// aoc_solver_top
module aoc_solver_top #(
    parameter WIDTH    = 32,
    parameter HEIGHT   = 32,
    parameter LOG_SIZE = 10
) (
    input         clear,
    input         clock,
    input  [31:0] reg_wdata,
    input         reg_write_strobe,
    input  [3:0]  reg_addr,
    output [31:0] reg_rdata
);
export LEC_CHECK = 0
export CAP_MARGIN = 20
export CELL_PAD_IN_SITES_DETAIL_PLACEMENT = 0
export CORE_MARGIN = 2
export CORE_UTILIZATION = 69
export CTS_CLUSTER_SIZE = 57
export HOLD_SLACK_MARGIN = 0.09
export SETUP_SLACK_MARGIN = 0.95
export SLEW_MARGIN = 30
create_clock -name core_clock -period 3.2 [get_ports {clock}]
run.sh (not shown) runs the stock make flow with config.mk's settings and CLKGATE_MAP_FILE=.
The starting point finished with setup timing left.
Change:
- CORE_UTILIZATION: 69 -> 67
- CTS_CLUSTER_SIZE: 57 -> not set
- PLACE_DENSITY: not set -> 0.61
- SETUP_SLACK_MARGIN: 0.95 -> not set
The new run completed and failed the layout checks on setup timing; routed wire length fell by about a fifth; non-clock buffer count fell by 142; setup slack improves by 0.022 ns; count of clock-buffer cells in the layout fell by 17; sequential power hardly moves; design area fell by a little under a tenth; maximum frequency rose slightly; global-route usage fell by 3.5 points; clock skew barely changes.

========
Starting RTL as in the previous note.
Design aoc_solver_top, start of the top module:
module aoc_solver_top #(
    parameter WIDTH    = 32,
    parameter HEIGHT   = 32,
    parameter LOG_SIZE = 10
) (
    input         clear,
    input         clock,
    input  [31:0] reg_wdata,
    input         reg_write_strobe,
    input  [3:0]  reg_addr,
    output [31:0] reg_rdata
);
    localparam LATENCY = WIDTH + 5;
    localparam CELLS   = WIDTH * HEIGHT;
    localparam [2:0] S_START    = 3'd0;
    localparam [2:0] S_LOAD     = 3'd1;
    localparam [2:0] S_PROCESS  = 3'd2;
    localparam [2:0] S_CHECK    = 3'd3;
    localparam [2:0] S_FINISHED = 3'd4;
    reg  [LOG_SIZE-1:0] ram_write_addr;
    wire ram_write_en = reg_write_strobe & (reg_addr == 4'd3);
    wire start        = reg_write_strobe & (reg_addr == 4'd0) & reg_wdata[0];
    always @(posedge clock)
        if (clear)
            ram_write_addr <= {LOG_SIZE{1'b0}};
        else if (reg_write_strobe & (reg_addr == 4'd2))
            ram_write_addr <= reg_wdata[LOG_SIZE-1:0];
    reg [2:0]          state;
    reg [LOG_SIZE-1:0] x_count, y_count, read_addr;
    reg [15:0]         total_removed;
    reg                has_changed;
    wire in_load      = (state == S_LOAD);
    wire in_process   = (state == S_PROCESS);
    wire enable_shift = in_load | in_process;
    reg mem [0:(1<<LOG_SIZE)-1];
    reg rd_q0, rd_q1, rd_q2;
    always @(posedge clock)
        if (clear) begin
            rd_q0 <= 1'b0;
  ...
clock: 3.06 ns
lec_check: 0
cap_margin: 5
cell_pad_in_sites_detail_placement: 0
core_margin: 2
core_utilization: 72
cts_cluster_size: 14
hold_slack_margin: -0.08
place_density: 0.61
setup_slack_margin: -0.18
slew_margin: 40
The first run finished but failed the layout checks on negative setup slack.
Next try:
- CAP_MARGIN: 5 -> 20
- CELL_PAD_IN_SITES_DETAIL_PLACEMENT: 0 -> unset
- CORE_UTILIZATION: 72 -> 40
- CTS_CLUSTER_SIZE: 14 -> unset
- HOLD_SLACK_MARGIN: -0.08 -> unset
- PLACE_DENSITY: 0.61 -> unset
- SETUP_SLACK_MARGIN: -0.18 -> unset
- SLEW_MARGIN: 40 -> 20
- clock period: 3.06 -> 5.0 ns (I/O delays scaled with it)
What happened:
- This time the run ran to the end with no violations
- non-clock buffer count shrinks by 162
- routed wire length shrinks by 0.50%
- synthesized cell count does not change
- core utilization shrinks by 37 points
- clock power shrinks by 37%
- sequential share of layout area stays flat
- worst setup slack gains 1.8 ns
- cell area stays flat
Next try:
- CORE_UTILIZATION: 40 -> 55
- CTS_CLUSTER_SIZE: unset -> 97
- clock period: 5.0 -> 4.59 ns (I/O delays scaled with it)
Cell count went down by a little under a tenth.
Power came out higher by a little under a tenth.
Global-route usage increases by 7.3 points.
Final area goes down slightly.
Routed wire length climbs by a few percent.
Next try:
- CORE_ASPECT_RATIO: unset -> 0.71
- CORE_UTILIZATION: 55 -> 72
- CTS_CLUSTER_DIAMETER: unset -> 147
- CTS_CLUSTER_SIZE: 97 -> unset
- PLACE_DENSITY: unset -> 0.63
- SETUP_SLACK_MARGIN: unset -> 0.7
- clock period: 4.59 -> 4.9 ns (I/O delays scaled with it)
Effect:
- The changed run passed the timing, design-rule and antenna checks
- wire length drops by 4.7%
- combinational power drops by 11%
- cell area drops by 1.6%
- non-clock buffer count drops by 12
- synthesized cell count is unchanged
- global-route usage climbs by 5.5 points

========
aoc_solver_top again, from the RTL that the note above started with.
Settings: LEC_CHECK=0, CAP_MARGIN=20, CELL_PAD_IN_SITES_GLOBAL_PLACEMENT=2, CORE_ASPECT_RATIO=1.53, CORE_MARGIN=8, CORE_UTILIZATION=43, CTS_CLUSTER_SIZE=31, GPL_ROUTABILITY_DRIVEN=0, HOLD_SLACK_MARGIN=0.16, MAX_ROUTING_LAYER=met4, SETUP_SLACK_MARGIN=1.11, SLEW_MARGIN=30, TNS_END_PERCENT=65; clock period 5.0 ns.
The first run produced a clean layout.
Change:
==> flow/config.mk (replaced) <==
export PLATFORM = sky130hd
export DESIGN_NAME = aoc_solver_top
export DESIGN_NICKNAME = aoc_solver_top
export VERILOG_FILES = /design/flow/design.v
export SDC_FILE = /design/flow/constraint.sdc
export NUM_CORES = 4
export LEC_CHECK = 0
export ABC_AREA = 0
export CAP_MARGIN = 30
export CELL_PAD_IN_SITES_GLOBAL_PLACEMENT = 2
export CORE_ASPECT_RATIO = 0.63
export CORE_MARGIN = 10
export CORE_UTILIZATION = 26
export SETUP_SLACK_MARGIN = -0.2
export SLEW_MARGIN = 20
Result: The changed run finished clean. Area after synthesis does not change. Sequential power is about the same. Non-clock buffer count rises by 33. Clock-buffer cell count shrinks by 11. Via count shrinks by 0.50%. Global-route usage shrinks by 7.8 points.
Change:
==> flow/config.mk (replaced) <==
export PLATFORM = sky130hd
export DESIGN_NAME = aoc_solver_top
export DESIGN_NICKNAME = aoc_solver_top
export VERILOG_FILES = /design/flow/design.v
export SDC_FILE = /design/flow/constraint.sdc
export NUM_CORES = 4
export LEC_CHECK = 0
export CAP_MARGIN = 20
export CORE_MARGIN = 2
export CORE_UTILIZATION = 67
export CTS_CLUSTER_SIZE = 14
export SLEW_MARGIN = 20
==> flow/constraint.sdc (replaced) <==
create_clock -name core_clock -period 3.09 [get_ports {clock}]
set_input_delay 0.6180 -clock core_clock [delete_from_list [all_inputs] [get_ports {clock}]]
set_output_delay 0.6180 -clock core_clock [all_outputs]
set_load 0.01 [all_outputs]
Effect: The changed run finished but failed the layout checks on setup timing. Total power went up by well over a third. Final area shrinks slightly. Clock-buffer cell count rose by 5. Worst hold slack loses 0.24 ns.
Change:
--- a/flow/config.mk
+++ b/flow/config.mk
@@ -6,7 +6,8 @@
 export NUM_CORES = 4
 export LEC_CHECK = 0
-export CAP_MARGIN = 20
+export ABC_AREA = 0
+export CAP_MARGIN = 30
+export CORE_ASPECT_RATIO = 0.63
 export CORE_MARGIN = 2
-export CORE_UTILIZATION = 67
-export CTS_CLUSTER_SIZE = 14
+export CORE_UTILIZATION = 26
 export SLEW_MARGIN = 20
==> flow/constraint.sdc (replaced) <==
create_clock -name core_clock -period 5.0 [get_ports {clock}]
set_input_delay 1.0000 -clock core_clock [delete_from_list [all_inputs] [get_ports {clock}]]
set_output_delay 1.0000 -clock core_clock [all_outputs]
set_load 0.01 [all_outputs]
=> Now the flow completed with no timing, DRC or antenna violations; total power falls by 39%; routed wire length grows by 0.48%; final area is higher by 0.90%; core utilization is lower by 46 points; global-route usage drops by 18 points; setup slack improved by 1.6 ns; first-iteration DRC count goes up by 9.6%; via count falls by 3.3%; sequential share of layout area came out lower by 0.55 points; area after synthesis is unchanged; worst hold slack gains 0.23 ns.
Change:
--- a/flow/config.mk
+++ b/flow/config.mk
@@ -6,8 +6,8 @@
 export NUM_CORES = 4
 export LEC_CHECK = 0
-export ABC_AREA = 0
-export CAP_MARGIN = 30
-export CORE_ASPECT_RATIO = 0.63
+export CAP_MARGIN = 20
 export CORE_MARGIN = 2
-export CORE_UTILIZATION = 26
+export CORE_UTILIZATION = 70
+export CTS_CLUSTER_SIZE = 33
+export SETUP_SLACK_MARGIN = 0.67
 export SLEW_MARGIN = 20
==> flow/constraint.sdc (replaced) <==
create_clock -name core_clock -period 2.89 [get_ports {clock}]
set_input_delay 0.5780 -clock core_clock [delete_from_list [all_inputs] [get_ports {clock}]]
set_output_delay 0.5780 -clock core_clock [all_outputs]
set_load 0.01 [all_outputs]
Result:
- With this change the flow finished but failed the layout checks on setup timing
- hold slack gets worse by 0.24 ns
- final area climbs by 6.2%
- sequential power climbs by 73%
- setup slack gets worse by 2.0 ns
- first-iteration DRC count climbs by 41%
- clock-buffer cell count climbs by 19
- power climbs by 76%
- final cell count drops by 21%
- core utilization climbs by 56 points
- sequential cell count stays the same
- die area drops by 63%

========
aoc_solver_top again, from the RTL that the note above started with.
## aoc_solver_top
module aoc_solver_top #(
    parameter WIDTH    = 32,
    parameter HEIGHT   = 32,
    parameter LOG_SIZE = 10
) (
    input         clear,
    input         clock,
    input  [31:0] reg_wdata,
    input         reg_write_strobe,
    input  [3:0]  reg_addr,
    output [31:0] reg_rdata
);
Settings: LEC_CHECK=0, CAP_MARGIN=15, CELL_PAD_IN_SITES_DETAIL_PLACEMENT=0, CORE_MARGIN=2, CORE_UTILIZATION=72, CTS_CLUSTER_SIZE=14, HOLD_SLACK_MARGIN=0.09, PLACE_DENSITY=0.61, SETUP_SLACK_MARGIN=-0.21, SLEW_MARGIN=40; clock period 3.04 ns.
The baseline reached the layout checks and failed them: setup timing.
Next try:
--- a/flow/config.mk
+++ b/flow/config.mk
@@ -6,11 +6,11 @@
 export NUM_CORES = 4
 export LEC_CHECK = 0
-export CAP_MARGIN = 15
+export CAP_MARGIN = 20
 export CELL_PAD_IN_SITES_DETAIL_PLACEMENT = 0
 export CORE_MARGIN = 2
-export CORE_UTILIZATION = 72
+export CORE_UTILIZATION = 70
 export CTS_CLUSTER_SIZE = 14
 export HOLD_SLACK_MARGIN = 0.09
 export PLACE_DENSITY = 0.61
-export SETUP_SLACK_MARGIN = -0.21
-export SLEW_MARGIN = 40
+export SETUP_SLACK_MARGIN = 0.75
+export SLEW_MARGIN = 30
==> flow/constraint.sdc (replaced) <==
create_clock -name core_clock -period 3.2 [get_ports {clock}]
set_input_delay 0.6400 -clock core_clock [delete_from_list [all_inputs] [get_ports {clock}]]
set_output_delay 0.6400 -clock core_clock [all_outputs]
set_load 0.01 [all_outputs]
The new run produced a layout that fails on setup timing.
Global-route usage increases by 0.14 points.
Sequential power decreases by a few percent.
Critical path depth decreases by 1.
Register-to-register slack gets better by 290 ps.
Next try:
--- a/flow/config.mk
+++ b/flow/config.mk
@@ -9,8 +9,7 @@
 export CELL_PAD_IN_SITES_DETAIL_PLACEMENT = 0
 export CORE_MARGIN = 2
-export CORE_UTILIZATION = 70
-export CTS_CLUSTER_SIZE = 14
+export CORE_UTILIZATION = 72
+export CTS_CLUSTER_SIZE = 57
 export HOLD_SLACK_MARGIN = 0.09
-export PLACE_DENSITY = 0.61
-export SETUP_SLACK_MARGIN = 0.75
+export SETUP_SLACK_MARGIN = 1.31
 export SLEW_MARGIN = 30
==> flow/constraint.sdc (replaced) <==
create_clock -name core_clock -period 4.41 [get_ports {clock}]
set_input_delay 0.8820 -clock core_clock [delete_from_list [all_inputs] [get_ports {clock}]]
set_output_delay 0.8820 -clock core_clock [all_outputs]
set_load 0.01 [all_outputs]
Effect:
- With this change the flow finished clean
- maximum frequency fell by 3.8%
- synthesized cell count does not change
- worst setup slack is better by 1100 ps
- routed wire length came out lower by 13%
- total power falls by 28%
- clock skew shrinks by 33 ps

========
== job 9093 ==
Starting RTL as in the previous note.
## aoc_solver_top
module aoc_solver_top #(
    parameter WIDTH    = 32,
    parameter HEIGHT   = 32,
    parameter LOG_SIZE = 10
) (
    input         clear,
    input         clock,
    input  [31:0] reg_wdata,
    input         reg_write_strobe,
    input  [3:0]  reg_addr,
    output [31:0] reg_rdata
);
make LEC_CHECK=0 CAP_MARGIN=20 CELL_PAD_IN_SITES_GLOBAL_PLACEMENT=2 CORE_ASPECT_RATIO=1.53 CORE_MARGIN=8 CORE_UTILIZATION=40 CTS_CLUSTER_SIZE=95 HOLD_SLACK_MARGIN=0.16 SLEW_MARGIN=20 TNS_END_PERCENT=65 finish   # period 5.0 ns
The following lists how job 3460 was set up differently from job 9093:
- clearing CTS_CLUSTER_SIZE, which used to be 95
- clearing CELL_PAD_IN_SITES_GLOBAL_PLACEMENT, which used to be 2
- swapping 8 for 2 in CORE_MARGIN
- clearing TNS_END_PERCENT, which used to be 65
- swapping 40 for 68 in CORE_UTILIZATION
- clearing CORE_ASPECT_RATIO, which used to be 1.53
- clearing HOLD_SLACK_MARGIN, which used to be 0.16
- swapping 5.0 for 4.0 in the clock period (ns, I/O delays scaled along)
--- outcome ---
Job 3460 against job 9093: cell count after placement decreased 13%, slew at the pin closest to its max-slew limit essentially unchanged, maximum frequency increased 8.6%, number of ordinary and repair buffers in the finished layout increased 61, cell area decreased about 1.6%.
Changes observed in job 3460 relative to job 9093: final cell count saw a decrease; clock group power saw an increase; largest net degree at the start of global routing saw a decrease.
For job 9058, these inputs were changed with respect to job 3460:
- CORE_UTILIZATION changed from 68 to 40
## What came out
Re number of buffers inserted by port buffering: no difference whatsoever between job 3460 and job 9058. The capture point of the worst path comes out rd_q0 in one run and neighbours_count[2] in the other, namely in job 9058 and job 3460 respectively. Area: job 9058 vs job 3460 -> job 9058 larger. Job 9058 against job 3460: worst slack at placement has decreased; area added between synthesis and finish up 2.7 points.
Changes in job 3218 relative to job 9058:
- CORE_UTILIZATION changed from 40 to 72
- SETUP_SLACK_MARGIN newly set to 0.7
- CTS_CLUSTER_DIAMETER newly set to 147
- the clock period (ns, I/O delays scaled along) changed from 4.0 to 4.9
Findings:
Min post-synthesis to final-layout area growth across job 9058 and job 3218: job 3218
Post-synthesis chip area from yosys came out exactly the same in job 9058 and job 3218.
Job 9058 was routed with fewer vias than job 3218.
Job 3218 ran to completion and came out clean on the timing, design-rule and antenna checks.
Job 3218 against job 9058: switching fraction of total power fell by 0.29 points, core utilization before placement climbed 33 points, max-slew headroom at the worst pin fell by 1.5 points, sequential-cell power consumption fell by about 18%, power went down about 22%.
Job 9058 leaves less setup margin than job 3218.

========
== JK ==
aoc_solver_top again, from the RTL that the note above started with.
==> flow/config.mk <==
export PLATFORM = sky130hd
export DESIGN_NAME = aoc_solver_top
export DESIGN_NICKNAME = aoc_solver_top
export VERILOG_FILES = /design/flow/design.v
export SDC_FILE = /design/flow/constraint.sdc
export NUM_CORES = 4
export LEC_CHECK = 0
export CAP_MARGIN = 5
export CELL_PAD_IN_SITES_DETAIL_PLACEMENT = 0
export CORE_MARGIN = 2
export CORE_UTILIZATION = 70
export CTS_CLUSTER_SIZE = 14
export HOLD_SLACK_MARGIN = -0.08
export PLACE_DENSITY = 0.61
export SETUP_SLACK_MARGIN = 0.75
export SLEW_MARGIN = 30
==> flow/constraint.sdc <==
create_clock -name core_clock -period 3.06 [get_ports {clock}]
set_input_delay 0.6120 -clock core_clock [delete_from_list [all_inputs] [get_ports {clock}]]
set_output_delay 0.6120 -clock core_clock [all_outputs]
set_load 0.01 [all_outputs]
The final report for JK shows a completed flow and a layout that fails verification, specifically setup timing.
[inputs] MS vs JK
- TNS_END_PERCENT newly set to 5
- SLEW_MARGIN changed from 30 to 40
- CORE_UTILIZATION changed from 70 to 72
==> comparison <==
Of the two candidates, JK has the worse leakage power and MS the better one.
No crash in MS: every stage finished, but the layout fails its final checks due to setup timing.
MS vs. JK: area growth from synthesis to final layout decreased by 4.0 points relative to the old numbers; number of filler cells placed in the layout moved up.
MS ended up with cur_y_pipe[35][7] as its beginning of the critical path; JK ended up with cur_x_pipe[35][7].
[inputs] AL vs MS
- putting PLACE_DENSITY_LB_ADDON at 0.03 where nothing was set
- swapping 5 for 20 in CAP_MARGIN
- clearing CELL_PAD_IN_SITES_DETAIL_PLACEMENT, which used to be 0
- clearing PLACE_DENSITY, which used to be 0.61
- swapping 40 for 20 in SLEW_MARGIN
- clearing TNS_END_PERCENT, which used to be 5
- clearing HOLD_SLACK_MARGIN, which used to be -0.08
- swapping 0.75 for 0.81 in SETUP_SLACK_MARGIN
- swapping 3.06 for 3.09 in the clock period (ns, I/O delays scaled along)
==> comparison <==
- Fraction of met3 tracks used by global routing was lower in MS than in AL.
- AL ended up with a higher wire length of the first global-routing pass than MS did.
- Max non-clock buffer total of the final layout across MS and AL: AL
- As for a clean layout from MS and AL, there is none.
Here is what was changed in the inputs of TR compared with AL.
- SETUP_SLACK_MARGIN removed (was 0.81)
- CTS_CLUSTER_SIZE removed (was 14)
- CORE_UTILIZATION changed from 72 to 40
- PLACE_DENSITY_LB_ADDON removed (was 0.03)
- the clock period (ns, I/O delays scaled along) changed from 3.09 to 2.41
## What came out
Final checks on TR, whose flow otherwise completed, came back failing, citing setup timing.
Compared with AL, in TR floorplan die height saw an increase, area overhead of the layout relative to synthesis increased 9.1 points, post-layout utilization of the core went down 34 points, register-to-register slack now sits lower, final routed wire length divided by cell count shrank by 2.2 um.
Worst setup slack: higher on AL
Lower initial core utilization goes to TR over AL.
Summary: routed wire length, TR worse than AL
Looking at TR and AL, the longest individual stage delay on the worst path is a wash.
## Diff of input files: PW against TR
- CORE_UTILIZATION changed from 40 to 21
- the clock period (ns, I/O delays scaled along) changed from 2.41 to 5.23
Results
PW: PASS, flow complete, no timing, DRC or antenna violations
The final reports for PW and TR show number of global-route vias before repair lower in the former.
[compare] base=TR new=PW: slew at the pin closest to its max-slew limit +0.54 ns, utilization after layout now smaller, data arrival time at the worst-slack endpoint up 0.49 ns.
Going from TR to PW, met3 usage in global routing saw a decrease, number of cells upsized or downsized after cts lost 678, total number of sequential cells held, number of rows in the core area +38%.
PW has tightest hold margin above what TR had.
Comparing TR and PW, the higher final instance count without filler cells is on PW.
Relative to TR, the total instance count after detailed placement measured on PW has increased by more than 10%.
Power figures rest on the tool's default switching activity, not on a simulated workload.
